==> inputs of job 4100 <==
==> flow/design.v <==
module aoc_solver_top #(
    parameter WIDTH    = 32,
    parameter HEIGHT   = 32,
    parameter LOG_SIZE = 10
) (
    input         clear,
    input         clock,
    input  [31:0] reg_wdata,
    input         reg_write_strobe,
    input  [3:0]  reg_addr,
    output [31:0] reg_rdata
);
    localparam LATENCY = WIDTH + 5;
    localparam CELLS   = WIDTH * HEIGHT;
    localparam [2:0] S_START    = 3'd0;
    localparam [2:0] S_LOAD     = 3'd1;
    localparam [2:0] S_PROCESS  = 3'd2;
    localparam [2:0] S_CHECK    = 3'd3;
    localparam [2:0] S_FINISHED = 3'd4;
    reg  [LOG_SIZE-1:0] ram_write_addr;
    wire ram_write_en = reg_write_strobe & (reg_addr == 4'd3);
    wire start        = reg_write_strobe & (reg_addr == 4'd0) & reg_wdata[0];
    always @(posedge clock)
        if (clear)
            ram_write_addr <= {LOG_SIZE{1'b0}};
        else if (reg_write_strobe & (reg_addr == 4'd2))
            ram_write_addr <= reg_wdata[LOG_SIZE-1:0];
    reg [2:0]          state;
    reg [LOG_SIZE-1:0] x_count, y_count, read_addr;
    reg [15:0]         total_removed;
    reg                has_changed;
    wire in_load      = (state == S_LOAD);
    wire in_process   = (state == S_PROCESS);
    wire enable_shift = in_load | in_process;
    reg mem [0:(1<<LOG_SIZE)-1];
    reg rd_q0, rd_q1, rd_q2;
    always @(posedge clock)
        if (clear) begin
            rd_q0 <= 1'b0;
            rd_q1 <= 1'b0;
            rd_q2 <= 1'b0;
        end else begin
            rd_q0 <= mem[read_addr];
            rd_q1 <= rd_q0;
            rd_q2 <= rd_q1;
        end
    wire row0 = rd_q2;
    reg [WIDTH-1:0] line1, line2;
    wire row1 = line1[WIDTH-1];
    wire row2 = line2[WIDTH-1];
    reg r0c1, r0c2, r1c1, r1c2, r2c1, r2c2;
    always @(posedge clock)
        if (clear) begin
            line1 <= {WIDTH{1'b0}};
            line2 <= {WIDTH{1'b0}};
            {r0c1, r0c2, r1c1, r1c2, r2c1, r2c2} <= 6'd0;
        end else if (enable_shift) begin
            line1 <= {line1[WIDTH-2:0], row0};
            line2 <= {line2[WIDTH-2:0], row1};
            r0c1 <= row0; r0c2 <= r0c1;
            r1c1 <= row1; r1c2 <= r1c1;
            r2c1 <= row2; r2c2 <= r2c1;
        end
    reg [LOG_SIZE-1:0] cur_x_pipe [0:LATENCY-2];
    reg [LOG_SIZE-1:0] cur_y_pipe [0:LATENCY-2];
    reg [LOG_SIZE-1:0] waddr_pipe [0:LATENCY-1];
    integer i;
    always @(posedge clock)
        if (clear) begin
            for (i = 0; i < LATENCY - 1; i = i + 1) begin
                cur_x_pipe[i] <= {LOG_SIZE{1'b0}};
                cur_y_pipe[i] <= {LOG_SIZE{1'b0}};
            end
            for (i = 0; i < LATENCY; i = i + 1)
                waddr_pipe[i] <= {LOG_SIZE{1'b0}};
        end else begin
            cur_x_pipe[0] <= x_count;
            cur_y_pipe[0] <= y_count;
            for (i = 1; i < LATENCY - 1; i = i + 1) begin
                cur_x_pipe[i] <= cur_x_pipe[i-1];
                cur_y_pipe[i] <= cur_y_pipe[i-1];
            end
            waddr_pipe[0] <= read_addr;
            for (i = 1; i < LATENCY; i = i + 1)
                waddr_pipe[i] <= waddr_pipe[i-1];
        end
    wire [LOG_SIZE-1:0] cur_x      = cur_x_pipe[LATENCY-2];
    wire [LOG_SIZE-1:0] cur_y      = cur_y_pipe[LATENCY-2];
    wire [LOG_SIZE-1:0] write_addr = waddr_pipe[LATENCY-1];
    wire is_left   = (cur_x == 0);
    wire is_right  = (cur_x == WIDTH - 1);
    wire is_top    = (cur_y == 0);
    wire is_bottom = (cur_y == HEIGHT - 1);
    wire n_ul = r2c2 & ~(is_top | is_left);
    wire n_u  = r2c1 & ~is_top;
    wire n_ur = row2 & ~(is_top | is_right);
    wire n_l  = r1c2 & ~is_left;
    wire n_r  = row1 & ~is_right;
    wire n_dl = r0c2 & ~(is_bottom | is_left);
    wire n_d  = r0c1 & ~is_bottom;
    wire n_dr = row0 & ~(is_bottom | is_right);
    wire [3:0] count_now = n_ul + n_u + n_ur + n_l + n_r + n_dl + n_d + n_dr;
    reg [3:0] neighbours_count;
    reg       center_delayed;
    always @(posedge clock)
        if (clear) begin
            neighbours_count <= 4'd0;
            center_delayed   <= 1'b0;
        end else if (enable_shift) begin
            neighbours_count <= count_now;
            center_delayed   <= r1c1;
        end
    wire remove    = in_process & center_delayed & (neighbours_count < 4'd4);
    wire advancing = in_load | (in_process & (read_addr < CELLS));
    wire                mem_we    = ram_write_en | remove;
    wire [LOG_SIZE-1:0] mem_waddr = remove ? write_addr : ram_write_addr;
    wire                mem_wdata = remove ? 1'b0 : reg_wdata[0];
    always @(posedge clock)
        if (mem_we)
            mem[mem_waddr] <= mem_wdata;
    always @(posedge clock)
        if (clear) begin
            state         <= S_START;
            x_count       <= {LOG_SIZE{1'b0}};
            y_count       <= {LOG_SIZE{1'b0}};
            read_addr     <= {LOG_SIZE{1'b0}};
            total_removed <= 16'd0;
            has_changed   <= 1'b0;
        end else begin
            if (advancing) begin
                read_addr <= read_addr + 1'b1;
                if (x_count == WIDTH - 1) begin
                    x_count <= {LOG_SIZE{1'b0}};
                    y_count <= y_count + 1'b1;
                end else
                    x_count <= x_count + 1'b1;
            end
            case (state)
                S_START:
                    if (start) begin
                        total_removed <= 16'd0;
                        read_addr     <= {LOG_SIZE{1'b0}};
                        x_count       <= {LOG_SIZE{1'b0}};
                        y_count       <= {LOG_SIZE{1'b0}};
                        has_changed   <= 1'b0;
                        state         <= S_LOAD;
                    end
                S_LOAD:
                    if (read_addr == LATENCY - 1)
                        state <= S_PROCESS;
                S_PROCESS: begin
                    if (remove) begin
                        has_changed   <= 1'b1;
                        total_removed <= total_removed + 16'd1;
                    end
                    if (write_addr == CELLS - 1)
                        state <= S_CHECK;
                end
                S_CHECK:
                    if (has_changed) begin
                        has_changed <= 1'b0;
                        read_addr   <= {LOG_SIZE{1'b0}};
                        x_count     <= {LOG_SIZE{1'b0}};
                        y_count     <= {LOG_SIZE{1'b0}};
                        state       <= S_LOAD;
                    end else
                        state <= S_FINISHED;
                default: ;
            endcase
        end
    wire done = (state == S_FINISHED);
    assign reg_rdata = (reg_addr == 4'd1) ? {total_removed, 15'd0, done} : 32'd0;
endmodule
==> flow/run.sh <==
#!/bin/bash
# the make line also repeats each setting of config.mk as NAME=value (left out here)
make -C /OpenROAD-flow-scripts/flow DESIGN_CONFIG=/design/flow/config.mk WORK_HOME=/design/flow/orfs CLKGATE_MAP_FILE= finish
==> flow/config.mk <==
export PLATFORM = sky130hd
export DESIGN_NAME = aoc_solver_top
export DESIGN_NICKNAME = aoc_solver_top
export VERILOG_FILES = /design/flow/design.v
export SDC_FILE = /design/flow/constraint.sdc
export NUM_CORES = 4
export LEC_CHECK = 0
export ABC_AREA = 1
export CAP_MARGIN = 20
export CELL_PAD_IN_SITES_GLOBAL_PLACEMENT = 0
export CORE_ASPECT_RATIO = 1.53
export CORE_MARGIN = 8
export CORE_UTILIZATION = 43
export CTS_CLUSTER_SIZE = 31
export GPL_ROUTABILITY_DRIVEN = 0
export HOLD_SLACK_MARGIN = 0.16
export MAX_ROUTING_LAYER = met5
export PLACE_DENSITY_LB_ADDON = 0.08
export SETUP_SLACK_MARGIN = 1.11
export SLEW_MARGIN = 30
export TNS_END_PERCENT = 65
==> flow/constraint.sdc <==
create_clock -name core_clock -period 4.93 [get_ports {clock}]
set_input_delay 0.9860 -clock core_clock [delete_from_list [all_inputs] [get_ports {clock}]]
set_output_delay 0.9860 -clock core_clock [all_outputs]
set_load 0.01 [all_outputs]
==> job 3351: changes against job 4100 <==
Settings changed: ABC_AREA 1 to default, CAP_MARGIN 20 to 0, CELL_PAD_IN_SITES_DETAIL_PLACEMENT from default to 0, CELL_PAD_IN_SITES_GLOBAL_PLACEMENT 0 to default, CORE_ASPECT_RATIO 1.53 to default, CORE_MARGIN 8 to 2, CORE_UTILIZATION 43 to 69, CTS_CLUSTER_SIZE 31 to 57, GPL_ROUTABILITY_DRIVEN 0 to default, HOLD_SLACK_MARGIN 0.16 to 0.09, MAX_ROUTING_LAYER met5 to default, PLACE_DENSITY_LB_ADDON 0.08 to default, SETUP_SLACK_MARGIN 1.11 to 0.92, TNS_END_PERCENT 65 to default.
==> flow/constraint.sdc (replaced) <==
create_clock -name core_clock -period 3.2 [get_ports {clock}]
set_input_delay 0.6400 -clock core_clock [delete_from_list [all_inputs] [get_ports {clock}]]
set_output_delay 0.6400 -clock core_clock [all_outputs]
set_load 0.01 [all_outputs]
==> job 3042: changes against job 4100 <==
Settings changed: ABC_AREA 1 to default, CELL_PAD_IN_SITES_GLOBAL_PLACEMENT 0 to default, CORE_ASPECT_RATIO 1.53 to default, CORE_MARGIN 8 to 2, CORE_UTILIZATION 43 to 40, CTS_CLUSTER_SIZE 31 to default, GPL_ROUTABILITY_DRIVEN 0 to default, HOLD_SLACK_MARGIN 0.16 to default, MAX_ROUTING_LAYER met5 to default, PLACE_DENSITY_LB_ADDON 0.08 to default, SETUP_SLACK_MARGIN 1.11 to default, SLEW_MARGIN 30 to 20, TNS_END_PERCENT 65 to default.
==> flow/constraint.sdc (replaced) <==
create_clock -name core_clock -period 2.41 [get_ports {clock}]
set_input_delay 0.4820 -clock core_clock [delete_from_list [all_inputs] [get_ports {clock}]]
set_output_delay 0.4820 -clock core_clock [all_outputs]
set_load 0.01 [all_outputs]
==> job 8072: changes against job 4100 <==
Settings changed: ABC_AREA 1 to default, CELL_PAD_IN_SITES_GLOBAL_PLACEMENT 0 to default, CORE_ASPECT_RATIO 1.53 to default, CORE_MARGIN 8 to 2, CORE_UTILIZATION 43 to 40, CTS_CLUSTER_SIZE 31 to default, GPL_ROUTABILITY_DRIVEN 0 to default, HOLD_SLACK_MARGIN 0.16 to default, MAX_ROUTING_LAYER met5 to default, PLACE_DENSITY_LB_ADDON 0.08 to default, SETUP_SLACK_MARGIN 1.11 to default, SLEW_MARGIN 30 to 20, TNS_END_PERCENT 65 to default.
==> flow/constraint.sdc (replaced) <==
create_clock -name core_clock -period 5.0 [get_ports {clock}]
set_input_delay 1.0000 -clock core_clock [delete_from_list [all_inputs] [get_ports {clock}]]
set_output_delay 1.0000 -clock core_clock [all_outputs]
set_load 0.01 [all_outputs]
==> qor summary <==
|  | job 4100 | job 8072 | job 3351 | job 3042 |
|---|---|---|---|---|
| Mean instance size in the synthesized netlist | 9.16 µm² | 12.9 µm² | 12.9 µm² | 12.9 µm² |
| Sequential cell power | 19.5 mW | 19.2 mW | 30.0 mW | 39.8 mW |
| Total via count in the routed design | 56000 | 44200 | 49400 | 47000 |
| Number of design-rule violations left by the first detailed-router iteration | 3831 | 4499 | 6188 | 4806 |
| Initial antenna violation count | 1 | 4 | 4 | 8 |
| Total power | 36.1 mW | 35.6 mW | 55.4 mW | 75.0 mW |
| Worst path slowest cell | sky130_fd_sc_hd__clkdlybuf4s50_1 | sky130_fd_sc_hd__clkdlybuf4s50_1 | sky130_fd_sc_hd__or4_4 | sky130_fd_sc_hd__or4_4 |
| Number of global-route vias before repair | 54800 | 42400 | 46800 | 45600 |
| Global-route usage over all layers | 0.196 | 0.168 | 0.327 | 0.190 |
| Area share of buffers outside the clock network | 0.0219 | 0.0213 | 0.0758 | 0.0843 |
| Sequential cell area | 55200 µm² | 55200 µm² | 55200 µm² | 55300 µm² |
| CP Depth | 5 | 5 | 16 | 16 |
| Post-Place Cells | 11200 | 8493 | 7505 | 8792 |
| Clock network fraction of total power | 0.445 | 0.449 | 0.443 | 0.454 |
| Yosys chip area | 82700 µm² | 79300 µm² | 79300 µm² | 79300 µm² |
| Largest net degree at the start of global routing | 242 | 239 | 157 | 119 |
| Nature of the critical path endpoint | output port | output port | flop | flop |
| Xor and xnor fraction of the mapped netlist area | 0.000741 | 0.00365 | 0.00365 | 0.00365 |
| Setup crit start kind | primary input | primary input | flop | flop |
| Result of the run | timing/DRC/antenna clean | timing/DRC/antenna clean | failed layout checks | failed layout checks |
| Layout check failures | - | - | setup timing | setup timing |
| Simple-Gate Fraction of Synth Area | 0.210 | 0.166 | 0.166 | 0.166 |
| Number of clock buffers in the layout | 314 | 318 | 310 | 305 |
No activity file was given, so power comes from the tool's default toggle rates.
